--- flow/config.mk ---
export PLATFORM = sky130hd
export DESIGN_NAME = fp64_add
export DESIGN_NICKNAME = fp64_add
export VERILOG_FILES = /design/flow/design.v
export SDC_FILE = /design/flow/constraint.sdc
export NUM_CORES = 4
export LEC_CHECK = 0
export ABC_AREA = 1
export CAP_MARGIN = 20
export CORE_MARGIN = 10
export CORE_UTILIZATION = 56
export CTS_CLUSTER_DIAMETER = 239
export CTS_CLUSTER_SIZE = 94
export SLEW_MARGIN = 10
export TNS_END_PERCENT = 5
--- flow/constraint.sdc ---
create_clock -name core_clock -period 30.0 [get_ports {clk}]
set_input_delay 6.0000 -clock core_clock [delete_from_list [all_inputs] [get_ports {clk}]]
set_output_delay 6.0000 -clock core_clock [all_outputs]
set_load 0.01 [all_outputs]
--- flow/design.v ---
module FA_Structural(a,b,cin,sum,cout);
	input a,b,cin;
    output sum,cout;
    wire x,y,z;
    xor(x,a,b);
    xor(sum,x,cin);
    and(y,cin,x);
    and(z,a,b);
    or(cout,y,z);
endmodule
module RPA(a,b,cin,sum,cout);
	input [63:0] a,b;
    input cin;
    output wire [63:0] sum;
    output wire cout;
	wire c0,c1,c2,c3,c4,c5,c6,c7,c8,c9,c10,c11,c12,c13,c14,c15,c16,c17,c18,c19,c20,c21,c22,c23,c24,c25,c26,c27,c28,c29,c30,c31,c32,c33,c34,c35,c36,c37,c38,c39,c40,c41,c42,c43,c44,c45,c46,c47,c48,c49,c50,c51,c52,c53,c54,c55,c56,c57,c58,c59,c60,c61,c62;
	FA_Structural fa1(a[0],b[0],cin,sum[0],c0);
	FA_Structural fa2(a[1],b[1],c0,sum[1],c1);
	FA_Structural fa3(a[2],b[2],c1,sum[2],c2);
	FA_Structural fa4(a[3],b[3],c2,sum[3],c3);
    FA_Structural fa5(a[4],b[4],c3,sum[4],c4);
    FA_Structural fa6(a[5],b[5],c4,sum[5],c5);
    FA_Structural fa7(a[6],b[6],c5,sum[6],c6);
    FA_Structural fa8(a[7],b[7],c6,sum[7],c7);
    FA_Structural fa9(a[8],b[8],c7,sum[8],c8);
    FA_Structural fa10(a[9],b[9],c8,sum[9],c9);
    FA_Structural fa11(a[10],b[10],c9,sum[10],c10);
    FA_Structural fa12(a[11],b[11],c10,sum[11],c11);
    FA_Structural fa13(a[12],b[12],c11,sum[12],c12);
    FA_Structural fa14(a[13],b[13],c12,sum[13],c13);
    FA_Structural fa15(a[14],b[14],c13,sum[14],c14);
    FA_Structural fa16(a[15],b[15],c14,sum[15],c15);
    FA_Structural fa17(a[16],b[16],c15,sum[16],c16);
    FA_Structural fa18(a[17],b[17],c16,sum[17],c17);
    FA_Structural fa19(a[18],b[18],c17,sum[18],c18);
    FA_Structural fa20(a[19],b[19],c18,sum[19],c19);
    FA_Structural fa21(a[20],b[20],c19,sum[20],c20);
    FA_Structural fa22(a[21],b[21],c20,sum[21],c21);
    FA_Structural fa23(a[22],b[22],c21,sum[22],c22);
    FA_Structural fa24(a[23],b[23],c22,sum[23],c23);
    FA_Structural fa25(a[24],b[24],c23,sum[24],c24);
    FA_Structural fa26(a[25],b[25],c24,sum[25],c25);
    FA_Structural fa27(a[26],b[26],c25,sum[26],c26);
    FA_Structural fa28(a[27],b[27],c26,sum[27],c27);
    FA_Structural fa29(a[28],b[28],c27,sum[28],c28);
    FA_Structural fa30(a[29],b[29],c28,sum[29],c29);
    FA_Structural fa31(a[30],b[30],c29,sum[30],c30);
    FA_Structural fa32(a[31],b[31],c30,sum[31],c31);
    FA_Structural fa33(a[32],b[32],c31,sum[32],c32);
    FA_Structural fa34(a[33],b[33],c32,sum[33],c33);
    FA_Structural fa35(a[34],b[34],c33,sum[34],c34);
    FA_Structural fa36(a[35],b[35],c34,sum[35],c35);
    FA_Structural fa37(a[36],b[36],c35,sum[36],c36);	
    FA_Structural fa38(a[37],b[37],c36,sum[37],c37);
    FA_Structural fa39(a[38],b[38],c37,sum[38],c38);
    FA_Structural fa40(a[39],b[39],c38,sum[39],c39);
    FA_Structural fa41(a[40],b[40],c39,sum[40],c40);
    FA_Structural fa42(a[41],b[41],c40,sum[41],c41);
    FA_Structural fa43(a[42],b[42],c41,sum[42],c42);
    FA_Structural fa44(a[43],b[43],c42,sum[43],c43);
    FA_Structural fa45(a[44],b[44],c43,sum[44],c44);
    FA_Structural fa46(a[45],b[45],c44,sum[45],c45);
    FA_Structural fa47(a[46],b[46],c45,sum[46],c46);
    FA_Structural fa48(a[47],b[47],c46,sum[47],c47);
    FA_Structural fa49(a[48],b[48],c47,sum[48],c48);
    FA_Structural fa50(a[49],b[49],c48,sum[49],c49);
    FA_Structural fa51(a[50],b[50],c49,sum[50],c50);
    FA_Structural fa52(a[51],b[51],c50,sum[51],c51);
    FA_Structural fa53(a[52],b[52],c51,sum[52],c52);
    FA_Structural fa54(a[53],b[53],c52,sum[53],c53);
    FA_Structural fa55(a[54],b[54],c53,sum[54],c54);
    FA_Structural fa56(a[55],b[55],c54,sum[55],c55);
    FA_Structural fa57(a[56],b[56],c55,sum[56],c56);
    FA_Structural fa58(a[57],b[57],c56,sum[57],c57);
    FA_Structural fa59(a[58],b[58],c57,sum[58],c58);
    FA_Structural fa60(a[59],b[59],c58,sum[59],c59);
    FA_Structural fa61(a[60],b[60],c59,sum[60],c60);
    FA_Structural fa62(a[61],b[61],c60,sum[61],c61);
    FA_Structural fa63(a[62],b[62],c61,sum[62],c62);
    FA_Structural fa64(a[63],b[63],c62,sum[63],cout);
endmodule
module swap(input [63:0]in1, input [63:0]in2, output reg [63:0]out1, output reg [63:0]out2);
    always @(in1 or in2)
    begin
        if(in2[62:0]>in1[62:0])
        begin
            out2 = in1;
            out1 = in2;
        end
        else
        begin
            out1 = in1;
            out2 = in2;
        end
    end
endmodule
module shifter(input [63:0]A, input [10:0]shift, output [63:0]B);
    assign B = A>>shift;
endmodule
module split(input [63:0]A, output sign, output [10:0]exp, output [51:0]man);
    assign sign = A[63];
    assign exp  = A[62:52];
    assign man  = A[51:0];
endmodule
module dfa(input [63:0] I1, input [63:0] I2, output reg [63:0] Final_exp);
    wire[63:0] A,B;
    swap SW(I1,I2,A,B); 
    wire S1,S2;        
    wire [10:0] E1,E2; 
    wire [51:0] M1,M2; 
    split SP1(A,S1,E1,M1); 
    split SP2(B,S2,E2,M2); 
    wire [10:0]Expdiff; 
    assign Expdiff = E1-E2;
    wire [63:0] T1,T2,T3;  
    assign T1= {|E1,M1};   
    assign T2= {|E2,M2};   
    shifter BS(T2,Expdiff,T3); 
    wire [63:0]T4;
    assign T4 = {64{S1^S2}}^T3; 
    wire [63:0]Sum;
    wire Carry;
    RPA C1(T1,T4,S1^S2,Sum,Carry); 
    reg [51:0] M3,tmp; 
    reg [10:0] E3;
    integer i, j;
    reg found;
    always @(*)
    begin
        i=53;
        j=0;
        found=1'b0;
        tmp=Sum[51:0];
        if(Sum[53]==1)
        begin 
            M3=Sum[52:1];
            E3 = E1 + 1'b1;
        end
        else if(Sum[52]==0)
        begin
            for(j=1;j<=52;j=j+1)
            begin
                if(!found && Sum[52-j]==1'b1)
                begin
                    i=j;
                    found=1'b1;
                end
            end
            E3=E1-i;
            tmp=Sum[51:0];
            M3=tmp<<i;
        end
        else
        begin
            M3=Sum[51:0];
            E3=E1;
        end
    end
    always@(*) begin
        if(&E1 == 1'b1 || &E2 == 1'b1) begin
            Final_exp = 64'b0_11111111111_1111111111111111111111111111111111111111111111111111;	
        end
        else if((|E1== 1'b0) && (|M1[51:0]== 1'b0)) begin
            Final_exp = {S2,E2,M2[51:0]};
        end
        else if((|E2== 1'b0) && (|M2[51:0]== 1'b0)) begin
            Final_exp = {S1,E1,M1[51:0]};
        end
        else if(Sum[63:0] == 63'b0) begin
            Final_exp=64'b0;
        end
        else begin
            Final_exp = {S1,{11{|Sum}} & E3,M3};
        end
    end
endmodule
module fp64_add(input clk, input [63:0] a, input [63:0] b, output reg [63:0] s);
    reg  [63:0] a_q, b_q;
    wire [63:0] sum;
    dfa u_dfa(.I1(a_q), .I2(b_q), .Final_exp(sum));
    always @(posedge clk) begin
        a_q <= a;
        b_q <= b;
        s   <= sum;
    end
endmodule
--- flow/run.sh ---
#!/bin/bash
# the make line also repeats each setting of config.mk as NAME=value (left out here)
make -C /OpenROAD-flow-scripts/flow DESIGN_CONFIG=/design/flow/config.mk WORK_HOME=/design/flow/orfs CLKGATE_MAP_FILE= finish
==> CHANGELOG.md, run 1 <==
### Implementation results

- Status: complete, no violations
- Mux share: 0.781%
- Post-CTS Hold Buffers: 0
- Late-Pin Clk Latency: 0.46 ns
- Count of final hold-check violations: 0
- Origin of the worst min-delay path: b_q[63]
- Pwr Density: 118 mW/mm2
- CP endpoint kind: flip-flop
- Sw Ratio: 59.4%
- Setup_tns: 0 ns
- Die ar.: 0.0447 mm2
- Routed wire length: 95,700 um
- Area leader, netlist: dfxtp_1
- Layout Cells excl Fill: 4,100
- Initial antenna violation count: 2
- P_clk: 0.222 mW
- Ys Warns: 3
- Layout area overhead: 18.8%
- Syn nets: 3,705
- Synth Register Bits: 192
- ANT nets after route: 0
- Type of origin of the critical path: flip-flop
- Final tally of max-slew violations: 0
- Number of CTS-inserted buffers: 17
- Buf/Inv on CP: 9
- Clk pwr share: 7.7%
- Yosys simple share: 38.3%
- Top_reg_cell synth: dfxtp_1
- DP Cell Count: 4,058
- Vias in the first global route: 23,842
- Gr usage total: 40.5%
- Lkg Pwr: 11.5 nW
- Via count: 26,188
- Maximum buffer depth of the clock tree: 2
- CP delay by family, top: adder cells
- Period utilisation layout: 97.2%
- Sequential power share: 11.8%
- Sequential cell area fraction in the yosys report: 18.8%
- Reg2reg setup slack: 0.85 ns
- CTS tree: built
- Pre-Repair DR Iteration Count: 10
- I/O pins: 193
- Max stage delay on crit path: 0.42 ns
- Req. time, crit path: 30.38 ns
- Post-synth EDFFs: 0
- Fmax: 34.3 MHz
- WP depth: 123
- P_comb: 2.32 mW
- R2r startpoint: a_q[30]
- Worst-Margin Slew: 1.15 ns
- Clock skew: 0.0167 ns
- Core area: 0.0363 mm2
- Asr flop ratio synth: 0%
- Total of max-cap violations: 0
- Tool warnings: 32
- Chip Width: 211 um
- Grt total ovfl: 0
- Largest cells by area: dfxtp_1 (19%), nand2_1 (18%), nand3_1 (11%)
- Reg2reg end: s[13]
- Hpwl dp: 74,500 um
- 1st-iter DRT viols: 4,609
- CP Max Fanout: 14
- Yosys top cell by instances: nand2_1
- Maximum VDD drop: 56.1 uV
- Fin nets: 3,873
- CP startpoint: a_q[30]
- Final setup violation count: 0
- Fin crit period: 29.15 ns
- Htree depth: 4
- Root Buffer: clkbuf_16
- P_sw: 1.71 mW
- WHS Path Cells: 2
- WHS Endpoint: s[63]
- Floorplan core density: 56.4%
- Top power group: combinational cells
- Most frequent cells after synthesis: nand2_1 (967), nand3_1 (442), inv_1 (370)
- Most common cell on crit path: fa_1
- Port Buffers: 192
- Clock sinks: 192
- First-pass GRT wire length: 140,000 um
- DR WL/cell: 23.3 um
- Synth cell types: 60
- Worst EP arrival: 29.53 ns
- Adder Area Share: 9.63%
- Worst hold path type: flip-flop to flip-flop
- Seq group: 0.340 mW
- Top cell area share: 18.8%
- Routability cong.: 1.20
- Via/cell ratio: 6.39
- Area fraction in compound gates: 18.2%
- Largest net degree at the start of global routing: 217
- Area reported by Yosys stat: 0.0205 mm2
- Synth Area in XOR/XNOR: 2.86%
- Synth Instances: 3,450
- Rows: 70
- Internal power: 1.17 mW
- Residual DRC count: 0
- Max_slew headroom: 23.2%
- Clock slew seen by the registers of the worst setup and hold paths: 0.08 ns
- Filler instances: 3,326
- Setup CP Type: flip-flop to flip-flop
- Top logic family: simple AND/OR/NAND/NOR gates
- Combinational Power Share: 80.5%
- Die Height: 211 um
- Post-Syn Area: 0.0205 mm2
- Total Power: 2.88 mW
- Yosys cell count: 3,450
- Worst setup path endpoint: s[13]
- Worst path slowest cell: o21ai_1
- Register-to-Register Path Depth: 123
- Syn Area/Cell: 5.94 um2
layout make-up:
| class | count | area, um2 | area share, % |
|---|---|---|---|
| multi-input cells | 2673 | 14700 | 60.4 |
| flip-flops and latches | 192 | 3850 | 15.8 |
| repair buffers | 353 | 3220 | 13.2 |
| inverters | 381 | 1430 | 5.88 |
| well taps | 468 | 586 | 2.40 |
| clock buffers | 21 | 460 | 1.89 |
| clock inverters | 11 | 101 | 0.416 |
| diodes | 1 | 2.50 | 0.0103 |
layer usage:
layer / vias up / GRT usage [%] / share of wire, %
li1: 11791 / - / -
met4: 2 / 25.8 / 7.3
met2: 2058 / 62.4 / 43
met5: - / 0 / 0.0073
met3: 408 / 11.4 / 13
met1: 11929 / 48.8 / 36
timing repair:
item	in CTS	in global routing
cloned	0	2
pin swaps	0	19
endpoints found under the setup margin	38	62
buffers inserted	0	7
endpoints found under the hold margin	0	0
resized	1	91
stage by stage:
stage / hold WS (ns) / worst slack [ns] / instance area [um2] / utilization (%)
floorplan: 0.577 / 1.73 / 20500 / -
global placement: 0.672 / 0.352 / 23400 / 64.5
detailed placement: 0.680 / -0.0633 / 23400 / 64.5
CTS: 0.676 / 0.0434 / 24000 / 66.0
global route: 0.726 / -0.111 / 24300 / 67.0
finish: 0.705 / 0.848 / 24400 / 67.0
==> inputs of run 2 (changes only) <==
ABC_AREA = unset   (was 1)
CORE_MARGIN = 2   (was 10)
CORE_UTILIZATION = 51   (was 56)
CTS_CLUSTER_DIAMETER = unset   (was 239)
CTS_CLUSTER_SIZE = unset   (was 94)
SLEW_MARGIN = 20   (was 10)
clock period = 24.8 ns   (was 30.0 ns; I/O delays follow)
==> run 2 against run 1 <==
The layout now fails its checks (negative setup slack). Non-clock buffer count up 558. Global-route usage increased by 17 points. Cell area rose by 20%. Routed wire length up 26%. Critical endpoint is now s[60].
==> CHANGELOG.md, run 2 <==
### Implementation results

- Area leader, netlist: dfxtp_1
- Fin crit period: 27.26 ns
- I/O pins: 193
- DP Worst Slack: -2.75 ns
- Setup_tns: -127.71 ns
- Worst-Margin Slew: 1.25 ns
- Grt total ovfl: 0
- ANT nets after route: 0
- Port Buffers: 192
- Largest net degree at the start of global routing: 73
- CP startpoint: a_q[25]
- Synth Area in XOR/XNOR: 3.42%
- CTS tree: built
- Late-Pin Clk Latency: 0.51 ns
- Initial antenna violation count: 16
- Req. time, crit path: 25.14 ns
- Origin of the worst min-delay path: a_q[5]
- Setup CP Type: flip-flop to flip-flop
- Residual DRC count: 0
- 1st-iter DRT viols: 5,501
- WP depth: 102
- Number of CTS-inserted buffers: 17
- P_sw: 1.78 mW
- Htree depth: 4
- Adder Area Share: 9.79%
- Ys Warns: 3
- Top cell area share: 19.1%
- Synth Instances: 2,719
- Yosys simple share: 21.8%
- Buf/Inv on CP: 7
- Pre-Repair DR Iteration Count: 12
- Hpwl dp: 89,700 um
- Worst path slowest cell: dfxtp_1
- RSZ-0062 raised after global routing: yes
- Most frequent cells after synthesis: nand2_1 (341), nor2_1 (264), a21oi_1 (254)
- Layout area overhead: 45.2%
- Uppermost routed layer: met5
- Top power group: combinational cells
- Yosys top cell by instances: nand2_1
- Min Hold Slack: 0.660 ns
- Clock slew seen by the registers of the worst setup and hold paths: 0.08 ns
- Asr flop ratio synth: 0%
- Die ar.: 0.0411 mm2
- Clock sinks: 192
- Status: failed layout checks
- Clk pwr share: 8.4%
- Largest cells by area: dfxtp_1 (19%), mux2i_1 (6.4%), nand2_1 (6.3%)
- Area reported by Yosys stat: 0.0202 mm2
- Clock skew: 0.0268 ns
- Post-synth EDFFs: 0
- Chip Width: 203 um
- R2r startpoint: a_q[25]
- Rows: 72
- Register-to-Register Path Depth: 102
- Fin area: 0.0293 mm2
- CP Max Fanout: 5
- Synth Register Bits: 192
- Internal power: 1.65 mW
- Syn nets: 2,974
- WHS Endpoint: s[5]
- Post-Syn Area: 0.0202 mm2
- Sw Ratio: 52.0%
- Root Buffer: clkbuf_16
- Routed wire length: 120,000 um
- Failing Checks: negative setup slack
- Syn Area/Cell: 7.42 um2
- Met2 WL: 47,600 um
- Mux share: 11.1%
- Sequential cell area fraction in the yosys report: 19.1%
- Post-CTS Hold Buffers: 0
- Reg2reg end: s[60]
- Combinational Power Share: 79.8%
- DR WL/cell: 30.1 um
- Fin nets: 3,709
- Floorplan core density: 51.9%
- Top_reg_cell synth: dfxtp_1
- Period utilisation layout: 110%
- First-pass GRT wire length: 174,000 um
- Lkg Pwr: 12.3 nW
- Tool warnings: 35
- Sequential power share: 11.8%
- Top logic family: AND-OR/OR-AND gates
- Worst setup path endpoint: s[60]
- Core area: 0.0388 mm2
- Via count: 28,109
- Pwr Density: 117 mW/mm2
- Gr usage total: 57.4%
- Count of final hold-check violations: 0
- Vias in the first global route: 26,797
- Routability cong.: 1.25
- Die Height: 203 um
- Fmax: 36.7 MHz
- Most common cell on crit path: fa_2
- CP endpoint kind: flip-flop
- Worst hold path type: flip-flop to flip-flop
- Reg2reg setup slack: -2.46 ns
- Total Power: 3.43 mW
- Worst EP arrival: 27.59 ns
- Area fraction in compound gates: 28.1%
- Metal3 WL: 19,400 um
- Synth cell types: 98
- Type of origin of the critical path: flip-flop
- Max_slew headroom: 16.5%
- Total of max-cap violations: 0
- P_comb: 2.74 mW
- Via/cell ratio: 7.04
- P_clk: 0.288 mW
- Maximum buffer depth of the clock tree: 2
- Post-Place Cell Area: 0.0277 mm2
- Met1 WL: 39,500 um
- Seq group: 0.404 mW
- Max stage delay on crit path: 0.49 ns
- Yosys cell count: 2,719
- Post-layout worst setup margin: -2.46 ns
- Final setup violation count: 64
- WHS Path Cells: 3
- Final tally of max-slew violations: 0
- CP delay by family, top: adder cells
- Maximum VDD drop: 70.0 uV
run 2: timing repair:
item | CTS | global route
gates resized | 43 | 119
buffers inserted | 20 | 12
endpoints found under the setup margin | 64 | 64
pin swaps | 29 | 51
gates cloned | 1 | 0
run 2: per-layer routing:
| metal | GRT usage [%] | up-vias |
|---|---|---|
| met5 | 2.14 | - |
| met3 | 28.3 | 1000 |
| met2 | 81.5 | 2751 |
| met4 | 45.5 | 16 |
| met1 | 65.0 | 12847 |
| li1 | - | 11495 |
run 2: stage by stage:
stage | utilization (%) | instances
5_1_grt | 75.4 | 3986
6_report | 75.4 | 3991
3_3_place_gp | 71.4 | 3917
4_1_cts | 73.7 | 3970
2_1_floorplan | - | 2719
3_5_place_dp | 71.4 | 3917
run 2: cell type report:
type | instances | area, um2
Sequential cell | 192 | 3860
Inverter | 149 | 567
Tap cell | 518 | 648
Multi-Input combinational cell | 2183 | 16000
Antenna cell | 6 | 15.0
Fill cell | 2872 | 9540
Clock buffer | 22 | 464
Clock inverter | 10 | 103
Timing Repair Buffer | 911 | 7580
==> inputs of run 3 (changes only) <==
ABC_AREA = 1   (was unset)
CORE_MARGIN = 8   (was 2)
CORE_UTILIZATION = 37   (was 51)
CTS_CLUSTER_DIAMETER = 319   (was unset)
GPL_TIMING_DRIVEN = 1   (was unset)
PLACE_DENSITY_LB_ADDON = 0.21   (was unset)
TNS_END_PERCENT = 85   (was 5)
clock period = 19.5 ns   (was 24.8 ns; I/O delays follow)
==> run 3 against run 2 <==
The layout still fails its checks (negative setup slack). Maximum frequency up 1.1%. Clock skew up 0.0075 ns. Utilization down 16 points. Critical path type unchanged.
==> CHANGELOG.md, run 3 <==
### Implementation results

- Status: failed layout checks
- Failing Checks: negative setup slack
- Die ar.: 0.0632 mm2
- Register-to-Register Path Depth: 128
- Total Power: 5.81 mW
- Via/cell ratio: 5.49
- Mux share: 0.781%
- Clock slew seen by the registers of the worst setup and hold paths: 0.08 ns
- CP endpoint kind: flip-flop
- Period utilisation layout: 138%
- Most frequent cells after synthesis: nand2_1 (967), nand3_1 (442), inv_1 (370)
- Post-layout worst setup margin: -7.45 ns
- Worst setup path endpoint: s[1]
- Buf/Inv on CP: 11
- Fin nets: 4,540
- Vias in the first global route: 25,760
- Origin of the worst min-delay path: a_q[63]
- Adder Area Share: 9.63%
- Asr flop ratio synth: 0%
- Combinational Power Share: 84.7%
- Maximum buffer depth of the clock tree: 2
- Floorplan core density: 37.3%
- WHS Path Cells: 4
- CP delay by family, top: adder cells
- Clk pwr share: 6.4%
- Synth cell types: 60
- Worst hold path type: flip-flop to flip-flop
- P_sw: 3.19 mW
- Seq group: 0.517 mW
- WHS Endpoint: s[63]
- Routability cong.: 1.05
- CP startpoint: a_q[57]
- Chip Width: 251 um
- Core area: 0.0550 mm2
- Via count: 27,687
- Initial antenna violation count: 2
- P_clk: 0.372 mW
- Top power group: combinational cells
- Clock skew: 0.0343 ns
- Gr usage total: 31.8%
- Max stage delay on crit path: 0.38 ns
- Sw Ratio: 54.9%
- RSZ-0062 raised after global routing: yes
- Type of origin of the critical path: flip-flop
- Late-Pin Clk Latency: 0.50 ns
- Setup CP Type: flip-flop to flip-flop
- Yosys cell count: 3,450
- Max_slew headroom: 20.3%
- Top logic family: simple AND/OR/NAND/NOR gates
- Maximum VDD drop: 141 uV
- Die Height: 251 um
- Fin crit period: 26.95 ns
- Fmax: 37.1 MHz
- Grt total ovfl: 0
- Post-Syn Area: 0.0205 mm2
- Residual DRC count: 0
- Ys Warns: 3
- DR WL/cell: 21.0 um
- First-pass GRT wire length: 154,000 um
- ANT nets after route: 0
- Count of final hold-check violations: 0
- Req. time, crit path: 19.91 ns
- Reg2reg end: s[1]
- Sequential cell area fraction in the yosys report: 18.8%
- Rows: 86
- Syn Area/Cell: 5.94 um2
- Yosys simple share: 38.3%
- Hpwl dp: 86,100 um
- Routed wire length: 106,000 um
- Port Buffers: 192
- Syn nets: 3,705
- Reg2reg setup slack: -7.45 ns
- Root Buffer: clkbuf_16
- Top_reg_cell synth: dfxtp_1
- Area reported by Yosys stat: 0.0205 mm2
- Final tally of max-slew violations: 0
- Worst-Margin Slew: 1.18 ns
- Lkg Pwr: 15.4 nW
- Sequential power share: 8.9%
- Largest cells by area: dfxtp_1 (19%), nand2_1 (18%), nand3_1 (11%)
- Synth Area in XOR/XNOR: 2.86%
- Post-synth EDFFs: 0
- I/O pins: 193
- Final setup violation count: 64
- Top cell area share: 18.8%
- Filler instances: 5,308
- Synth Instances: 3,450
- R2r startpoint: a_q[57]
- Fin util: 59.0%
- Area fraction in compound gates: 18.2%
- Htree depth: 4
- Worst EP arrival: 27.36 ns
- Largest net degree at the start of global routing: 210
- Synth Register Bits: 192
- Yosys top cell by instances: nand2_1
- P_comb: 4.92 mW
- Internal power: 2.62 mW
- Tool warnings: 33
- Number of CTS-inserted buffers: 17
- CTS tree: built
- Layout area overhead: 58.2%
- Pre-Repair DR Iteration Count: 7
- CP Max Fanout: 8
- Total of max-cap violations: 0
- 1st-iter DRT viols: 2,899
- WP depth: 128
- Pwr Density: 179 mW/mm2
- Most common cell on crit path: fa_2
- Clock sinks: 192
- Worst path slowest cell: fa_2
- Area leader, netlist: dfxtp_1
[run 3: per-stage QoR]
step | hold slack, ns | TNS, ns | instance area (um2) | worst slack [ns] | cells
after global placement | 0.654 | -456.48 | 28900 | -7.42 | 4944
after floorplan | 0.577 | -357.44 | 21000 | -6.19 | 3450
after detailed placement | 0.663 | -464.93 | 28900 | -7.56 | 4944
final | 0.673 | -459.78 | 32400 | -7.45 | 5047
after global routing | 0.722 | -517.48 | 32400 | -8.34 | 5046
after CTS | 0.674 | -435.17 | 30700 | -7.03 | 5016
[run 3: routing by layer]
layer	GRT usage [%]	wire length (um)	vias to the layer above	part of all wire (%)
met3	6.86	9670	282	9.1
met2	49.6	46100	1434	43
met1	41.5	44000	12822	42
met4	15.6	6260	2	5.9
li1	-	-	13147	-
met5	0	9	-	0.0085
[run 3: repair_timing]
item | in CTS | in global routing
hold buffers | 0 | 0
gates cloned | 5 | 1
pin swaps | 67 | 157
buffers inserted | 35 | 33
resized | 216 | 373
endpoints found under the setup margin | 64 | 64
[run 3: cell type report]
type / instances / area, um2 / share of cell area, %
multi-input cells: 2673 / 16900 / 52.2
repair buffers: 1020 / 8630 / 26.6
flip-flops and latches: 192 / 3870 / 11.9
inverters: 381 / 1440 / 4.45
well taps: 748 / 936 / 2.89
clock buffers: 20 / 467 / 1.44
clock inverters: 12 / 141 / 0.436
diodes: 1 / 2.50 / 0.00772
==> inputs of run 4 (changes only) <==
ABC_AREA = unset   (was 1)
CORE_MARGIN = 2   (was 8)
CORE_UTILIZATION = 57   (was 37)
CTS_CLUSTER_DIAMETER = unset   (was 319)
GPL_TIMING_DRIVEN = unset   (was 1)
PLACE_DENSITY_LB_ADDON = unset   (was 0.21)
TNS_END_PERCENT = unset   (was 85)
clock period = 25.0 ns   (was 19.5 ns; I/O delays follow)
==> run 4 against run 3 <==
The run now fails in global routing. Synthesized cell count shrank 21%. Die area shrank 42%. Synthesized area shrank 1.6%.
==> CHANGELOG.md, run 4 <==
### Physical design

- Asr flop ratio synth: 0%
- Floorplan core density: 58.1%
- Adder Area Share: 9.79%
- Area fraction in compound gates: 28.1%
- Yosys top cell by instances: nand2_1
- Top cell area share: 19.1%
- Largest cells by area: dfxtp_1 (19%), mux2i_1 (6.4%), nand2_1 (6.3%)
- Hpwl dp: 84,000 um
- I/O pins: 193
- Synth Instances: 2,719
- Sequential cell area fraction in the yosys report: 19.1%
- Grt total ovfl: 9
- Chip Width: 192 um
- Mux share: 11.1%
- Yosys simple share: 21.8%
- Syn Area/Cell: 7.42 um2
- Status: stopped before the end
- Number of CTS-inserted buffers: 17
- Error msg: [ERROR GRT-0232] Routing congestion too high. Check the congestion heatmap in the GUI.
- Area leader, netlist: dfxtp_1
- Clock sinks: 192
- Routability cong.: 1.36
- Synth cell types: 98
- Most frequent cells after synthesis: nand2_1 (341), nor2_1 (264), a21oi_1 (254)
- Synth Register Bits: 192
- Die ar.: 0.0369 mm2
- Post-Syn Area: 0.0202 mm2
- Rows: 68
- Root Buffer: clkbuf_16
- Area reported by Yosys stat: 0.0202 mm2
- Die Height: 192 um
- Failed at: global routing
- DP Worst Slack: -1.81 ns
- Yosys cell count: 2,719
- Post-Place Cell Area: 0.0272 mm2
- Top logic family: AND-OR/OR-AND gates
- Top_reg_cell synth: dfxtp_1
- Core area: 0.0347 mm2
- Synth Area in XOR/XNOR: 3.42%
- Gr usage total: 77.4%
- Syn nets: 2,974
- Ys Warns: 3
- DP Cell Count: 3,803
- Htree depth: 4
- Maximum buffer depth of the clock tree: 2
- Post-synth EDFFs: 0
- Port Buffers: 192
## run 4: repair_timing
action,CTS
buffers inserted,50
gates resized,223
endpoints found under the hold margin,0
hold buffers,0
endpoints found under the setup margin,64
pin swaps,82
gates cloned,4
## run 4: per-stage QoR
stage / power (mW) / hold slack, ns / util, % / TNS [ns]
after CTS: 3.17 / 0.663 / 83.9 / -55.13
after detailed placement: 2.63 / 0.646 / 78.3 / -97.78
after global placement: 2.59 / 0.626 / 78.3 / -72.27
after floorplan: 1.60 / 0.486 / - / -116.49
## run 4: metal layers
layer | overflow | global-route usage [%]
met1 | 0 | 79.7
met2 | 5 | 87.6
met3 | 2 | 68.6
met4 | 2 | 70.0
met5 | 0 | 49.2
==> inputs of run 5 (changes only) <==
CAP_MARGIN = 30   (was 20)
CELL_PAD_IN_SITES_GLOBAL_PLACEMENT = 0   (was unset)
CORE_UTILIZATION = 61   (was 57)
CTS_CLUSTER_SIZE = 90   (was unset)
HOLD_SLACK_MARGIN = -0.1   (was unset)
PLACE_DENSITY_LB_ADDON = 0.13   (was unset)
SETUP_SLACK_MARGIN = -2.0   (was unset)
TNS_END_PERCENT = 75   (was unset)
clock period = 26.7 ns   (was 25.0 ns; I/O delays follow)
==> run 5 against run 4 <==
The run again fails in global routing. Die area is 6.4% lower. Synthesized area did not move. Synthesized cell count did not move.
==> CHANGELOG.md, run 5 <==
### Physical design

- Status: stopped before the end
- Failed at: global routing
- Error msg: [ERROR GRT-0116] Global routing finished with congestion. Check the congestion regions in the DRC Viewer.
- Synth Register Bits: 192
- Hpwl dp: 79,500 um
- Floorplan core density: 62.0%
- Clock sinks: 192
- Rows: 66
- Root Buffer: clkbuf_16
- Post-cts sizing count: 0
- Post-synth EDFFs: 0
- Area fraction in compound gates: 28.1%
- Most frequent cells after synthesis: nand2_1 (341), nor2_1 (264), a21oi_1 (254)
- Gr usage total: 68.4%
- Asr flop ratio synth: 0%
- Chip Width: 186 um
- Adder Area Share: 9.79%
- Syn nets: 2,974
- Post-Syn Area: 0.0202 mm2
- Syn Area/Cell: 7.42 um2
- Yosys top cell by instances: nand2_1
- Top logic family: AND-OR/OR-AND gates
- Grt total ovfl: 2
- Post-CTS Hold Buffers: 0
- Routability cong.: 1.38
- Ys Warns: 3
- Htree depth: 4
- Top_reg_cell synth: dfxtp_1
- Yosys simple share: 21.8%
- Yosys cell count: 2,719
- Core area: 0.0325 mm2
- Mux share: 11.1%
- Synth Instances: 2,719
- Synth cell types: 98
- Synth Area in XOR/XNOR: 3.42%
- Post-CTS setup buffers: 0
- Port Buffers: 192
- DP Worst Slack: -1.29 ns
- Top cell area share: 19.1%
- Largest cells by area: dfxtp_1 (19%), mux2i_1 (6.4%), nand2_1 (6.3%)
- I/O pins: 193
- Die Height: 186 um
- Area reported by Yosys stat: 0.0202 mm2
- Area leader, netlist: dfxtp_1
- Maximum buffer depth of the clock tree: 2
- Sequential cell area fraction in the yosys report: 19.1%
- Die ar.: 0.0345 mm2
- Number of CTS-inserted buffers: 17
==> run 5: through the flow <==
stage	utilization (%)	std cells	hold WS, ns	setup TNS, ns	cell area [um2]
4_1_cts	81.8	3692	0.655	-69.84	26600
3_3_place_gp	79.9	3659	0.614	-31.12	26000
3_5_place_dp	80.0	3661	0.633	-57.70	26000
2_1_floorplan	-	2719	0.483	-76.99	20400
==> run 5: layer usage <==
metal / global-route usage [%] / GRT overflow
met1: 69.3 / 0
met2: 82.7 / 1
met3: 56.5 / 0
met4: 61.6 / 1
met5: 36.4 / 0
==> inputs of run 6 (changes only) <==
CAP_MARGIN = 20   (was 30)
CELL_PAD_IN_SITES_GLOBAL_PLACEMENT = unset   (was 0)
CORE_UTILIZATION = 50   (was 61)
CTS_CLUSTER_SIZE = unset   (was 90)
HOLD_SLACK_MARGIN = unset   (was -0.1)
PLACE_DENSITY_LB_ADDON = unset   (was 0.13)
SETUP_SLACK_MARGIN = -1.63   (was -2.0)
TNS_END_PERCENT = unset   (was 75)
clock period = 16.5 ns   (was 26.7 ns; I/O delays follow)
==> run 6 against run 5 <==
The flow again stops in global routing. Die area grew 22%. Synthesized area is the same. Synthesized cell count is the same.
==> CHANGELOG.md, run 6 <==
### Physical design

- Die Height: 205 um
- Gr usage total: 73.2%
- Die ar.: 0.0420 mm2
- DP Worst Slack: -10.52 ns
- Hpwl dp: 92,000 um
- Top cell area share: 19.1%
- Number of CTS-inserted buffers: 17
- Area fraction in compound gates: 28.1%
- I/O pins: 193
- Failed at: global routing
- Largest cells by area: dfxtp_1 (19%), mux2i_1 (6.4%), nand2_1 (6.3%)
- Core area: 0.0397 mm2
- Syn nets: 2,974
- Post-Place Cell Area: 0.0287 mm2
- Area reported by Yosys stat: 0.0202 mm2
- Most frequent cells after synthesis: nand2_1 (341), nor2_1 (264), a21oi_1 (254)
- Maximum buffer depth of the clock tree: 2
- Synth cell types: 98
- Synth Register Bits: 192
- Top logic family: AND-OR/OR-AND gates
- Chip Width: 205 um
- Yosys top cell by instances: nand2_1
- Synth Area in XOR/XNOR: 3.42%
- Post-Syn Area: 0.0202 mm2
- Adder Area Share: 9.79%
- DP Cell Count: 4,054
- Asr flop ratio synth: 0%
- Post-synth EDFFs: 0
- Sequential cell area fraction in the yosys report: 19.1%
- Synth Instances: 2,719
- Mux share: 11.1%
- Top_reg_cell synth: dfxtp_1
- Syn Area/Cell: 7.42 um2
- Yosys simple share: 21.8%
- Port Buffers: 192
- Ys Warns: 3
- Floorplan core density: 50.8%
- Root Buffer: clkbuf_16
- Htree depth: 4
- Yosys cell count: 2,719
- Clock sinks: 192
- Routability cong.: 1.22
- Area leader, netlist: dfxtp_1
- Error msg: [ERROR GRT-0232] Routing congestion too high. Check the congestion heatmap in the GUI.
- Grt total ovfl: 108
- Rows: 73
- Status: stopped before the end
run 6: per-layer routing:
metal | GRT overflow | track usage, %
met5 | 0 | 32.9
met4 | 65 | 68.1
met3 | 2 | 58.3
met2 | 40 | 88.9
met1 | 1 | 74.8
run 6: through the flow:
step / utilization [%] / setup TNS (ns) / power, mW / hold slack (ns)
after floorplan: - / -660.49 / 2.42 / 0.486
after global placement: 72.3 / -625.56 / 4.21 / 0.634
after detailed placement: 72.3 / -648.55 / 4.26 / 0.664
after CTS: 80.1 / -605.29 / 5.53 / 0.668
run 6: timing repair:
action | CTS
hold buffers | 0
endpoints found under the setup margin | 64
setup buffers | 92
gates resized | 444
pin swaps | 160
cloned | 3
==> inputs of run 7 (changes only) <==
CELL_PAD_IN_SITES_DETAIL_PLACEMENT = 1   (was unset)
CORE_UTILIZATION = 25   (was 50)
CTS_CLUSTER_DIAMETER = 104   (was unset)
MIN_ROUTING_LAYER = met2   (was unset)
SETUP_SLACK_MARGIN = unset   (was -1.63)
SLEW_MARGIN = 10   (was 20)
TNS_END_PERCENT = 50   (was unset)
clock period = 30.0 ns   (was 16.5 ns; I/O delays follow)
==> run 7 against run 6 <==
Now fails the layout checks on max-capacitance violations, max-slew violations. Synthesized area stayed put. Die area is 98% higher. Synthesized cell count stayed put.
==> CHANGELOG.md, run 7 <==
### Implementation results

- Count of final hold-check violations: 0
- Synth Register Bits: 192
- Grt total ovfl: 0
- Yosys cell count: 2,719
- CP delay by family, top: adder cells
- Area reported by Yosys stat: 0.0202 mm2
- Final tally of max-slew violations: 7
- Post-layout worst setup margin: 0.660 ns
- Via count: 34,643
- Top power group: combinational cells
- Vias in the first global route: 39,090
- Late-Pin Clk Latency: 0.54 ns
- Sequential cell area fraction in the yosys report: 19.1%
- Initial antenna violation count: 1
- Hpwl dp: 121,000 um
- Combinational Power Share: 78.4%
- Synth Instances: 2,719
- Clock sinks: 192
- Fin area: 0.0264 mm2
- Total Power: 2.87 mW
- Core area: 0.0802 mm2
- Worst path slowest cell: a2111oi_2
- Post-Place Cell Area: 0.0254 mm2
- Max_slew headroom: -22.9%
- R2r startpoint: a_q[5]
- Reg2reg end: s[34]
- Gr usage total: 55.1%
- Synth Area in XOR/XNOR: 3.42%
- Most common cell on crit path: fa_1
- Area fraction in compound gates: 28.1%
- Sequential power share: 11.9%
- Sw Ratio: 57.0%
- Worst-Margin Slew: 1.84 ns
- ANT nets after route: 0
- Status: failed layout checks
- Most frequent cells after synthesis: nand2_1 (341), nor2_1 (264), a21oi_1 (254)
- Req. time, crit path: 30.38 ns
- Largest net degree at the start of global routing: 79
- First-pass GRT wire length: 209,000 um
- Clock slew seen by the registers of the worst setup and hold paths: 0.08 ns
- WHS Path Cells: 2
- Routability cong.: 1.10
- I/O pins: 193
- CP startpoint: a_q[5]
- Reg2reg setup slack: 0.66 ns
- P_comb: 2.25 mW
- Origin of the worst min-delay path: a_q[63]
- P_clk: 0.279 mW
- DP Cell Count: 4,090
- Lkg Pwr: 10.4 nW
- P_sw: 1.64 mW
- Worst hold path type: flip-flop to flip-flop
- Syn nets: 2,974
- Largest cells by area: dfxtp_1 (19%), mux2i_1 (6.4%), nand2_1 (6.3%)
- Fin util: 33.0%
- Clk pwr share: 9.7%
- Setup CP Type: flip-flop to flip-flop
- Pre-Repair DR Iteration Count: 14
- Floorplan core density: 25.2%
- Setup_tns: 0 ns
- Fmax: 34.1 MHz
- Yosys simple share: 21.8%
- Layout Cells excl Fill: 4,170
- Htree depth: 4
- Die ar.: 0.0829 mm2
- Total of max-cap violations: 1
- Top logic family: AND-OR/OR-AND gates
- RSZ-0062 raised after global routing: no
- Pwr Density: 109 mW/mm2
- 1st-iter DRT viols: 8,496
- DR WL/cell: 36.9 um
- Area leader, netlist: dfxtp_1
- Port Buffers: 192
- Die Height: 288 um
- Internal power: 1.23 mW
- Buf/Inv on CP: 8
- Syn Area/Cell: 7.42 um2
- Asr flop ratio synth: 0%
- Maximum buffer depth of the clock tree: 2
- Chip Width: 288 um
- Period utilisation layout: 97.8%
- Fin nets: 3,314
- Seq group: 0.341 mW
- Max stage delay on crit path: 0.60 ns
- Root Buffer: clkbuf_16
- Type of origin of the critical path: flip-flop
- CP endpoint kind: flip-flop
- Via/cell ratio: 8.31
- Layout area overhead: 31.0%
- Maximum VDD drop: 56.5 uV
- Top_reg_cell synth: dfxtp_1
- Mux share: 11.1%
- Adder Area Share: 9.79%
- Fin crit period: 29.34 ns
- Clock skew: 0.0234 ns
- Min Hold Slack: 0.708 ns
- Rows: 104
- Residual DRC count: 0
- Post-synth EDFFs: 0
- Failing Checks: max-capacitance violations, max-slew violations
- CTS tree: built
- Register-to-Register Path Depth: 90
- Worst EP arrival: 29.72 ns
- Worst setup path endpoint: s[34]
- Routed wire length: 154,000 um
- Number of CTS-inserted buffers: 17
- WP depth: 90
- DP Worst Slack: -0.165 ns
- Final setup violation count: 0
- Yosys top cell by instances: nand2_1
- Top cell area share: 19.1%
- Ys Warns: 3
- Post-CTS Hold Buffers: 0
- WHS Endpoint: s[63]
- Tool warnings: 27
- CP Max Fanout: 19
- Post-Syn Area: 0.0202 mm2
- Filler instances: 9,664
- Synth cell types: 98
run 7: metal layers:
metal | share of wire, % | track usage [%] | up-vias
met3 | 40 | 68.2 | 1799
met1 | 0 | - | 10836
li1 | - | - | 10680
met2 | 44 | 61.4 | 11222
met5 | 2.2 | 39.7 | -
met4 | 14 | 23.3 | 106
run 7: final cells by class:
cell class / count / area (um2) / area share (%)
flip-flops and latches: 192 / 3850 / 14.6
multi-input cells: 2182 / 15400 / 58.2
repair buffers: 517 / 4560 / 17.3
clock buffers: 18 / 439 / 1.66
well taps: 1060 / 1330 / 5.02
diodes: 38 / 95.1 / 0.360
clock inverters: 14 / 215 / 0.815
inverters: 149 / 562 / 2.13
run 7: repair_timing:
| item | 4_1_cts | 5_1_grt |
|---|---|---|
| pin swaps | 0 | 21 |
| setup buffers | 0 | 6 |
| setup endpoints to repair | 9 | 63 |
| hold endpoints to repair | 0 | 0 |
| resized | 2 | 61 |
==> inputs of run 8 (changes only) <==
ABC_AREA = 1   (was unset)
CELL_PAD_IN_SITES_DETAIL_PLACEMENT = unset   (was 1)
CORE_ASPECT_RATIO = 1.8   (was unset)
CORE_MARGIN = 8   (was 2)
CORE_UTILIZATION = 40   (was 25)
CTS_CLUSTER_DIAMETER = 40   (was 104)
CTS_CLUSTER_SIZE = 16   (was unset)
HOLD_SLACK_MARGIN = 0.08   (was unset)
SETUP_SLACK_MARGIN = 3.89   (was unset)
SLEW_MARGIN = 20   (was 10)
TNS_END_PERCENT = unset   (was 50)
clock period = 16.6 ns   (was 30.0 ns; I/O delays follow)
==> run 8 against run 7 <==
The run now fails in global routing. Die area shrank 29%. Synthesized area increased by 1.7%. Synthesized cell count is 27% higher.
==> CHANGELOG.md, run 8 <==
### Physical design

- Status: stopped before the end
- Failed at: global routing
- Error msg: [ERROR GRT-0232] Routing congestion too high. Check the congestion heatmap in the GUI.
- Hpwl dp: 106,000 um
- Top logic family: simple AND/OR/NAND/NOR gates
- Core area: 0.0508 mm2
- Clock sinks: 192
- Synth Area in XOR/XNOR: 2.86%
- Area reported by Yosys stat: 0.0205 mm2
- Post-Syn Area: 0.0205 mm2
- Routability cong.: 1.33
- Chip Width: 185 um
- Largest cells by area: dfxtp_1 (19%), nand2_1 (18%), nand3_1 (11%)
- Sequential cell area fraction in the yosys report: 18.8%
- Asr flop ratio synth: 0%
- Syn nets: 3,705
- Most frequent cells after synthesis: nand2_1 (967), nand3_1 (442), inv_1 (370)
- Area fraction in compound gates: 18.2%
- Port Buffers: 192
- Die Height: 320 um
- Die ar.: 0.0591 mm2
- Ys Warns: 3
- Top cell area share: 18.8%
- Post-synth EDFFs: 0
- Maximum buffer depth of the clock tree: 2
- Gr usage total: 71.8%
- Yosys simple share: 38.3%
- Synth Instances: 3,450
- Synth Register Bits: 192
- Area leader, netlist: dfxtp_1
- I/O pins: 193
- Synth cell types: 60
- Top_reg_cell synth: dfxtp_1
- Rows: 111
- Root Buffer: clkbuf_16
- Floorplan core density: 40.3%
- Grt total ovfl: 3
- Htree depth: 4
- Number of CTS-inserted buffers: 17
- Mux share: 0.781%
- Adder Area Share: 9.63%
- Yosys top cell by instances: nand2_1
- Syn Area/Cell: 5.94 um2
- Yosys cell count: 3,450
[run 8: through the flow]
stage / util [%] / instances / setup slack, ns / area [um2]
floorplan: - / 3450 / -9.08 / 21000
global placement: 58.6 / 4997 / -10.94 / 29800
detailed placement: 58.7 / 4999 / -11.29 / 29800
CTS: 65.0 / 5139 / -10.55 / 33000
[run 8: routing by layer]
metal  GRT overflow  GRT usage (%)
met4              0           60.8
met5              0           39.9
met2              3           78.4
met3              0           73.9
met1              -              -
[run 8: timing repair]
action	CTS
cloned	11
hold buffers	0
setup endpoints to repair	64
pin swaps	116
gates resized	380
setup buffers	97
==> inputs of run 9 (changes only) <==
CORE_ASPECT_RATIO = 1.69   (was 1.8)
CORE_MARGIN = 2   (was 8)
CTS_CLUSTER_DIAMETER = 393   (was 40)
CTS_CLUSTER_SIZE = 100   (was 16)
HOLD_SLACK_MARGIN = unset   (was 0.08)
MIN_ROUTING_LAYER = unset   (was met2)
SETUP_SLACK_MARGIN = unset   (was 3.89)
SLEW_MARGIN = 10   (was 20)
TNS_END_PERCENT = 5   (was unset)
clock period = 30.0 ns   (was 16.6 ns; I/O delays follow)
==> run 9 against run 8 <==
The run now finishes clean. Synthesized cell count unchanged. Die area fell by 10%. Synthesized area unchanged.
==> CHANGELOG.md, run 9 <==
### Implementation results

- Post-Syn Area: 0.0205 mm2
- Max stage delay on crit path: 0.53 ns
- Fin crit period: 29.12 ns
- Maximum buffer depth of the clock tree: 2
- WHS Endpoint: s[63]
- CP startpoint: a_q[22]
- Clock slew seen by the registers of the worst setup and hold paths: 0.10 ns
- Clk pwr share: 7.9%
- Clock skew: 0.0364 ns
- Gr usage total: 43.6%
- Internal power: 1.33 mW
- Rows: 107
- Largest cells by area: dfxtp_1 (19%), nand2_1 (18%), nand3_1 (11%)
- Syn nets: 3,705
- Req. time, crit path: 30.37 ns
- Final tally of max-slew violations: 0
- Synth Register Bits: 192
- Sequential power share: 10.3%
- Clock sinks: 192
- Worst-Margin Slew: 1.27 ns
- Fin nets: 4,076
- Routability cong.: 1.15
- Setup_tns: 0 ns
- ANT nets after route: 0
- Adder Area Share: 9.63%
- P_sw: 1.97 mW
- Die ar.: 0.0531 mm2
- Yosys cell count: 3,450
- Syn Area/Cell: 5.94 um2
- Fmax: 34.3 MHz
- Layout area overhead: 29.1%
- Layout Cells excl Fill: 4,499
- Core area: 0.0505 mm2
- Top logic family: simple AND/OR/NAND/NOR gates
- Seq group: 0.339 mW
- Routed wire length: 117,000 um
- I/O pins: 193
- Most frequent cells after synthesis: nand2_1 (967), nand3_1 (442), inv_1 (370)
- CP endpoint kind: flip-flop
- Total of max-cap violations: 0
- Setup CP Type: flip-flop to flip-flop
- WHS Path Cells: 2
- Lkg Pwr: 12.6 nW
- Die Height: 298 um
- Buf/Inv on CP: 15
- CP Max Fanout: 26
- Status: complete, no violations
- CTS tree: built
- Count of final hold-check violations: 0
- Sequential cell area fraction in the yosys report: 18.8%
- Area leader, netlist: dfxtp_1
- Asr flop ratio synth: 0%
- Fin area: 0.0265 mm2
- DR WL/cell: 26.0 um
- Top power group: combinational cells
- Worst hold path type: flip-flop to flip-flop
- Maximum VDD drop: 61.8 uV
- 1st-iter DRT viols: 2,789
- Reg2reg setup slack: 0.88 ns
- Final setup violation count: 0
- Via/cell ratio: 5.92
- R2r startpoint: a_q[22]
- Chip Width: 178 um
- Top cell area share: 18.8%
- Area reported by Yosys stat: 0.0205 mm2
- Residual DRC count: 0
- DP Cell Count: 4,450
- Hpwl dp: 95,100 um
- Post-synth EDFFs: 0
- Vias in the first global route: 25,837
- Port Buffers: 192
- Tool warnings: 30
- Yosys top cell by instances: nand2_1
- P_clk: 0.260 mW
- Period utilisation layout: 97.1%
- P_comb: 2.71 mW
- Area fraction in compound gates: 18.2%
- Post-CTS Hold Buffers: 0
- Ys Warns: 3
- Yosys simple share: 38.3%
- Number of CTS-inserted buffers: 17
- Reg2reg end: s[41]
- Synth Instances: 3,450
- Synth Area in XOR/XNOR: 2.86%
- Filler instances: 5,209
- Max_slew headroom: 14.7%
- Worst path slowest cell: fa_1
- Largest net degree at the start of global routing: 111
- Synth cell types: 60
- Pre-Repair DR Iteration Count: 6
- Most common cell on crit path: fa_2
- Fin util: 52.4%
- Post-Place Cell Area: 0.0252 mm2
- Worst EP arrival: 29.50 ns
- Floorplan core density: 40.6%
- Combinational Power Share: 81.9%
- Sw Ratio: 59.7%
- Root Buffer: clkbuf_16
- Top_reg_cell synth: dfxtp_1
- Mux share: 0.781%
- Grt total ovfl: 0
- WP depth: 124
- Via count: 26,620
- DP Worst Slack: -0.541 ns
- Register-to-Register Path Depth: 124
- Pwr Density: 125 mW/mm2
- Late-Pin Clk Latency: 0.50 ns
- Worst setup path endpoint: s[41]
- Post-layout worst setup margin: 0.875 ns
- CP delay by family, top: adder cells
- First-pass GRT wire length: 168,000 um
- Type of origin of the critical path: flip-flop
- Htree depth: 4
- Origin of the worst min-delay path: b_q[63]
- Initial antenna violation count: 15
==> run 9: per-stage QoR <==
| stage | total power, mW | hold slack [ns] |
|---|---|---|
| after global routing | 3.47 | 0.740 |
| after global placement | 2.81 | 0.707 |
| after detailed placement | 2.82 | 0.709 |
| final | 3.31 | 0.718 |
| after floorplan | 1.68 | 0.577 |
| after CTS | 3.09 | 0.721 |
==> run 9: layout make-up <==
cell class / count / area (um2) / share of cell area, %
Timing Repair Buffer: 558 / 4850 / 18.3
Inverter: 381 / 1430 / 5.41
Multi-Input combinational cell: 2671 / 14800 / 56.0
Clock inverter: 15 / 236 / 0.893
Antenna cell: 11 / 27.5 / 0.104
Tap cell: 654 / 818 / 3.09
Clock buffer: 17 / 425 / 1.61
Sequential cell: 192 / 3840 / 14.5
==> run 9: what timing repair did <==
action | in CTS | in global routing
buffers inserted | 1 | 1
endpoints found under the hold margin | 0 | 0
endpoints found under the setup margin | 61 | 62
resized | 26 | 106
cloned | 0 | 0
pin swaps | 2 | 19
==> run 9: layer usage <==
metal  share of wire, %  track usage, %  wire length [um]
met5               0.11            1.04               133
met4                 12            43.5             14000
met3                8.5            12.1              9990
met2                 47            71.6             55000
met1                 32            42.8             37900
==> inputs of run 10 (changes only) <==
ABC_AREA = unset   (was 1)
CAP_MARGIN = 30   (was 20)
CELL_PAD_IN_SITES_GLOBAL_PLACEMENT = 0   (was unset)
CORE_ASPECT_RATIO = unset   (was 1.69)
CORE_UTILIZATION = 41   (was 40)
CTS_CLUSTER_DIAMETER = unset   (was 393)
CTS_CLUSTER_SIZE = 18   (was 100)
HOLD_SLACK_MARGIN = 0.16   (was unset)
SETUP_SLACK_MARGIN = 5.0   (was unset)
SLEW_MARGIN = 20   (was 10)
TNS_END_PERCENT = 75   (was 5)
clock period = 32.7 ns   (was 30.0 ns; I/O delays follow)
==> run 10 against run 9 <==
Cell area shrank 4.0%. Critical path type unchanged. Critical endpoint is now s[7]. Clock skew fell by 0.018 ns. Still clean on timing, DRC and antenna. Largest cell class unchanged. Combinational power shrank 35%.
==> CHANGELOG.md, run 10 <==
### Implementation results

- WHS Endpoint: s[1]
- Synth Instances: 2,719
- Type of origin of the critical path: flip-flop
- Most common cell on crit path: fa_2
- Area leader, netlist: dfxtp_1
- Mux share: 11.1%
- Met2 WL: 52,100 um
- Hpwl dp: 93,300 um
- Worst-Margin Slew: 1.19 ns
- Fin nets: 3,166
- Vias in the first global route: 23,369
- Reg2reg end: s[7]
- WP depth: 91
- R2r startpoint: a_q[3]
- Syn Area/Cell: 7.42 um2
- Post-CTS Hold Buffers: 0
- Yosys cell count: 2,719
- Metal3 WL: 15,500 um
- Met1 WL: 42,600 um
- Area fraction in compound gates: 28.1%
- Clock slew seen by the registers of the worst setup and hold paths: 0.09 ns
- Pre-Repair DR Iteration Count: 9
- Fin crit period: 27.56 ns
- Lkg Pwr: 9.70 nW
- RSZ-0062 raised after global routing: yes
- Uppermost routed layer: met5
- Adder Area Share: 9.79%
- CP endpoint kind: flip-flop
- Routed wire length: 124,000 um
- Grt total ovfl: 0
- Initial antenna violation count: 8
- Post-synth EDFFs: 0
- Top_reg_cell synth: dfxtp_1
- Via/cell ratio: 7.13
- Tool warnings: 30
- Top power group: combinational cells
- Syn nets: 2,974
- Fin area: 0.0254 mm2
- Layout area overhead: 26.0%
- Rows: 81
- P_comb: 1.77 mW
- I/O pins: 193
- Worst setup path endpoint: s[7]
- Via count: 25,615
- Max_slew headroom: 20.9%
- Worst path slowest cell: mux2i_2
- Setup CP Type: flip-flop to flip-flop
- Die ar.: 0.0510 mm2
- WHS Path Cells: 2
- Clock sinks: 192
- CP startpoint: a_q[3]
- Req. time, crit path: 33.14 ns
- Pwr Density: 90.3 mW/mm2
- Core area: 0.0487 mm2
- Maximum VDD drop: 70.6 uV
- Fmax: 36.3 MHz
- CP delay by family, top: adder cells
- Worst EP arrival: 28.01 ns
- Yosys simple share: 21.8%
- Largest cells by area: dfxtp_1 (19%), mux2i_1 (6.4%), nand2_1 (6.3%)
- Status: complete, no violations
- First-pass GRT wire length: 171,000 um
- P_clk: 0.210 mW
- Routability cong.: 1.13
- Final setup violation count: 0
- Seq group: 0.312 mW
- 1st-iter DRT viols: 4,615
- Number of CTS-inserted buffers: 17
- Chip Width: 226 um
- Synth cell types: 98
- Clock skew: 0.0188 ns
- Root Buffer: clkbuf_16
- Setup_tns: 0 ns
- Post-Place Cell Area: 0.0230 mm2
- Port Buffers: 192
- Area reported by Yosys stat: 0.0202 mm2
- Sw Ratio: 57.4%
- Yosys top cell by instances: nand2_1
- Ys Warns: 3
- ANT nets after route: 0
- Floorplan core density: 41.4%
- Top cell area share: 19.1%
- CTS tree: built
- Clk pwr share: 9.2%
- DR WL/cell: 34.5 um
- Htree depth: 4
- Synth Area in XOR/XNOR: 3.42%
- Worst hold path type: flip-flop to flip-flop
- Internal power: 0.978 mW
- Most frequent cells after synthesis: nand2_1 (341), nor2_1 (264), a21oi_1 (254)
- Buf/Inv on CP: 9
- Post-Syn Area: 0.0202 mm2
- Asr flop ratio synth: 0%
- Die Height: 226 um
- Residual DRC count: 0
- Period utilisation layout: 84.3%
- Register-to-Register Path Depth: 91
- Count of final hold-check violations: 0
- P_sw: 1.32 mW
- Origin of the worst min-delay path: a_q[1]
- Total of max-cap violations: 0
- Synth Register Bits: 192
- CP Max Fanout: 11
- Late-Pin Clk Latency: 0.50 ns
- Largest net degree at the start of global routing: 68
- Top logic family: AND-OR/OR-AND gates
- Sequential cell area fraction in the yosys report: 19.1%
- Final tally of max-slew violations: 0
- Maximum buffer depth of the clock tree: 2
- Reg2reg setup slack: 5.14 ns
- Combinational Power Share: 77.2%
- Sequential power share: 13.6%
- Gr usage total: 47.2%
- Max stage delay on crit path: 0.78 ns
## run 10: final cells by class
type	count	area (um2)
Tap cell	664	831
Sequential cell	192	3930
Antenna cell	5	12.5
Inverter	149	591
Timing Repair Buffer	360	3340
Fill cell	4583	23300
Clock buffer	20	437
Multi-Input combinational cell	2189	16100
Timing Repair inverter	2	13.8
Clock inverter	12	120
## run 10: stage by stage
step                      utilization [%]  cells  setup slack [ns]  hold WS, ns  power [mW]
final                                52.1   3593              5.14        0.615        2.29
after global routing                 52.1   3588              4.73        0.622        2.33
after CTS                            49.8   3520              4.91        0.637        2.11
after detailed placement             47.1   3442              1.96        0.612        1.86
after global placement               47.0   3437              2.28        0.617        1.87
after floorplan                         -   2719              4.86        0.483        1.20
## run 10: per-layer routing
layer,vias to the layer above,global-route usage [%]
li1,10434,-
met1,12084,55.5
met2,2408,70.6
met3,681,13.2
met4,8,40.9
met5,-,0
## run 10: timing repair
action | in CTS | in global routing
setup endpoints to repair | 64 | 61
gates cloned | 7 | 4
endpoints found under the hold margin | 0 | 0
resized | 77 | 142
pin swaps | 21 | 46
setup buffers | 39 | 59
==> inputs of run 11 (changes only) <==
ABC_AREA = 1   (was unset)
CELL_PAD_IN_SITES_DETAIL_PLACEMENT = 2   (was unset)
CELL_PAD_IN_SITES_GLOBAL_PLACEMENT = 3   (was 0)
CORE_ASPECT_RATIO = 0.88   (was unset)
CORE_MARGIN = 10   (was 2)
CORE_UTILIZATION = 60   (was 41)
CTS_CLUSTER_DIAMETER = 45   (was unset)
HOLD_SLACK_MARGIN = unset   (was 0.16)
MAX_ROUTING_LAYER = met4   (was unset)
MIN_ROUTING_LAYER = met2   (was unset)
PLACE_DENSITY_LB_ADDON = 0.07   (was unset)
SLEW_MARGIN = 40   (was 20)
TNS_END_PERCENT = 55   (was 75)
clock period = 44.3 ns   (was 32.7 ns; I/O delays follow)
==> run 11 against run 10 <==
Synthesized area grew 1.7%. Synthesized cell count up 27%. Die area decreased by 18%. The flow now stops in global placement without I/O.
==> CHANGELOG.md, run 11 <==
### Physical design

- Error msg: [ERROR FLW-0024] Place density exceeds 1.0 (current PLACE_DENSITY_LB_ADDON =  0.07). Please check if the value of  PLACE_DENSITY_LB_ADDON is between 0 and 0.99.
- Die ar.: 0.0420 mm2
- Post-Syn Area: 0.0205 mm2
- Yosys cell count: 3,450
- Adder Area Share: 9.63%
- Sequential cell area fraction in the yosys report: 18.8%
- Top_reg_cell synth: dfxtp_1
- Yosys top cell by instances: nand2_1
- Chip Width: 217 um
- Synth Register Bits: 192
- Yosys simple share: 38.3%
- Syn Area/Cell: 5.94 um2
- Synth cell types: 60
- Top cell area share: 18.8%
- Core area: 0.0337 mm2
- Mux share: 0.781%
- Ys Warns: 3
- Largest cells by area: dfxtp_1 (19%), nand2_1 (18%), nand3_1 (11%)
- Syn nets: 3,705
- Top logic family: simple AND/OR/NAND/NOR gates
- Status: stopped before the end
- Floorplan core density: 60.8%
- Area fraction in compound gates: 18.2%
- Asr flop ratio synth: 0%
- Failed at: global placement without I/O
- Post-synth EDFFs: 0
- Area leader, netlist: dfxtp_1
- Synth Area in XOR/XNOR: 2.86%
- Area reported by Yosys stat: 0.0205 mm2
- Synth Instances: 3,450
- Die Height: 193 um
- Rows: 63
- Most frequent cells after synthesis: nand2_1 (967), nand3_1 (442), inv_1 (370)
==> inputs of run 12 (changes only) <==
CELL_PAD_IN_SITES_GLOBAL_PLACEMENT = 1   (was 3)
HOLD_SLACK_MARGIN = 0.16   (was unset)
clock period = 32.7 ns   (was 44.3 ns; I/O delays follow)
==> run 12 against run 11 <==
The flow again stops in global placement without I/O. Synthesized cell count is the same. Synthesized area is the same. Die area is the same.
==> CHANGELOG.md, run 12 <==
### Physical design

- Ys Warns: 3
- Top cell area share: 18.8%
- Core area: 0.0337 mm2
- Syn nets: 3,705
- Error msg: [ERROR FLW-0024] Place density exceeds 1.0 (current PLACE_DENSITY_LB_ADDON =  0.07). Please check if the value of  PLACE_DENSITY_LB_ADDON is between 0 and 0.99.
- Yosys simple share: 38.3%
- Syn Area/Cell: 5.94 um2
- Synth Instances: 3,450
- Most frequent cells after synthesis: nand2_1 (967), nand3_1 (442), inv_1 (370)
- Yosys top cell by instances: nand2_1
- Synth Area in XOR/XNOR: 2.86%
- Asr flop ratio synth: 0%
- Area fraction in compound gates: 18.2%
- Top_reg_cell synth: dfxtp_1
- Post-Syn Area: 0.0205 mm2
- Floorplan core density: 60.8%
- Die Height: 193 um
- Sequential cell area fraction in the yosys report: 18.8%
- Adder Area Share: 9.63%
- Post-synth EDFFs: 0
- Synth cell types: 60
- Failed at: global placement without I/O
- Top logic family: simple AND/OR/NAND/NOR gates
- Area reported by Yosys stat: 0.0205 mm2
- Rows: 63
- Chip Width: 217 um
- Mux share: 0.781%
- Largest cells by area: dfxtp_1 (19%), nand2_1 (18%), nand3_1 (11%)
- Die ar.: 0.0420 mm2
- Synth Register Bits: 192
- Area leader, netlist: dfxtp_1
- Status: stopped before the end
- Yosys cell count: 3,450
==> inputs of run 13 (changes only) <==
ABC_AREA = unset   (was 1)
CAP_MARGIN = 20   (was 30)
CELL_PAD_IN_SITES_DETAIL_PLACEMENT = unset   (was 2)
CELL_PAD_IN_SITES_GLOBAL_PLACEMENT = unset   (was 1)
CORE_ASPECT_RATIO = unset   (was 0.88)
CORE_MARGIN = 2   (was 10)
CORE_UTILIZATION = 58   (was 60)
CTS_CLUSTER_DIAMETER = 359   (was 45)
CTS_CLUSTER_SIZE = unset   (was 18)
HOLD_SLACK_MARGIN = unset   (was 0.16)
MAX_ROUTING_LAYER = unset   (was met4)
MIN_ROUTING_LAYER = unset   (was met2)
PLACE_DENSITY_LB_ADDON = unset   (was 0.07)
SETUP_SLACK_MARGIN = -1.39   (was 5.0)
SLEW_MARGIN = 20   (was 40)
TNS_END_PERCENT = 5   (was 55)
clock period = 18.7 ns   (was 32.7 ns; I/O delays follow)
==> run 13 against run 12 <==
The flow stops in global routing. Synthesized area decreased by 1.6%. Synthesized cell count is 21% lower. Die area decreased by 14%.
==> CHANGELOG.md, run 13 <==
### Physical design

- Top_reg_cell synth: dfxtp_1
- Yosys top cell by instances: nand2_1
- Ys Warns: 3
- Area fraction in compound gates: 28.1%
- DP Cell Count: 3,935
- Syn Area/Cell: 7.42 um2
- Core area: 0.0344 mm2
- Post-synth EDFFs: 0
- Asr flop ratio synth: 0%
- Port Buffers: 192
- Top cell area share: 19.1%
- Post-CTS Hold Buffers: 0
- Synth cell types: 98
- Root Buffer: clkbuf_16
- Die ar.: 0.0363 mm2
- Synth Instances: 2,719
- Grt total ovfl: 6
- Largest cells by area: dfxtp_1 (19%), mux2i_1 (6.4%), nand2_1 (6.3%)
- Clock sinks: 192
- Chip Width: 190 um
- Floorplan core density: 58.7%
- Maximum buffer depth of the clock tree: 2
- Rows: 68
- Sequential cell area fraction in the yosys report: 19.1%
- Syn nets: 2,974
- Adder Area Share: 9.79%
- Post-Place Cell Area: 0.0282 mm2
- Die Height: 190 um
- Number of CTS-inserted buffers: 17
- I/O pins: 193
- DP Worst Slack: -7.77 ns
- Hpwl dp: 85,900 um
- Yosys simple share: 21.8%
- Yosys cell count: 2,719
- Gr usage total: 72.8%
- Synth Register Bits: 192
- Top logic family: AND-OR/OR-AND gates
- Synth Area in XOR/XNOR: 3.42%
- Htree depth: 4
- Area leader, netlist: dfxtp_1
- Most frequent cells after synthesis: nand2_1 (341), nor2_1 (264), a21oi_1 (254)
- Area reported by Yosys stat: 0.0202 mm2
- Status: stopped before the end
- Post-Syn Area: 0.0202 mm2
- Error msg: [ERROR GRT-0232] Routing congestion too high. Check the congestion heatmap in the GUI.
- Failed at: global routing
- Routability cong.: 1.37
- Mux share: 11.1%
run 13: per-stage QoR:
step                      power, mW  utilization (%)  hold WS [ns]  setup TNS (ns)
after floorplan                2.12                -         0.483         -522.00
after global placement         3.56             82.0         0.632         -451.20
after detailed placement       3.63             82.0         0.648         -473.05
after CTS                      4.12             84.8         0.684         -469.15
run 13: timing repair:
item / 4_1_cts
resized: 70
gates cloned: 1
pin swaps: 21
setup buffers: 9
setup endpoints to repair: 64
run 13: per-layer routing:
layer / global-route usage, % / GRT overflow
met1: 75.9 / 0
met2: 87.7 / 3
met3: 58.8 / 0
met4: 62.7 / 3
met5: 39.8 / 0
Power figures rest on the tool's default switching activity, not on a simulated workload.
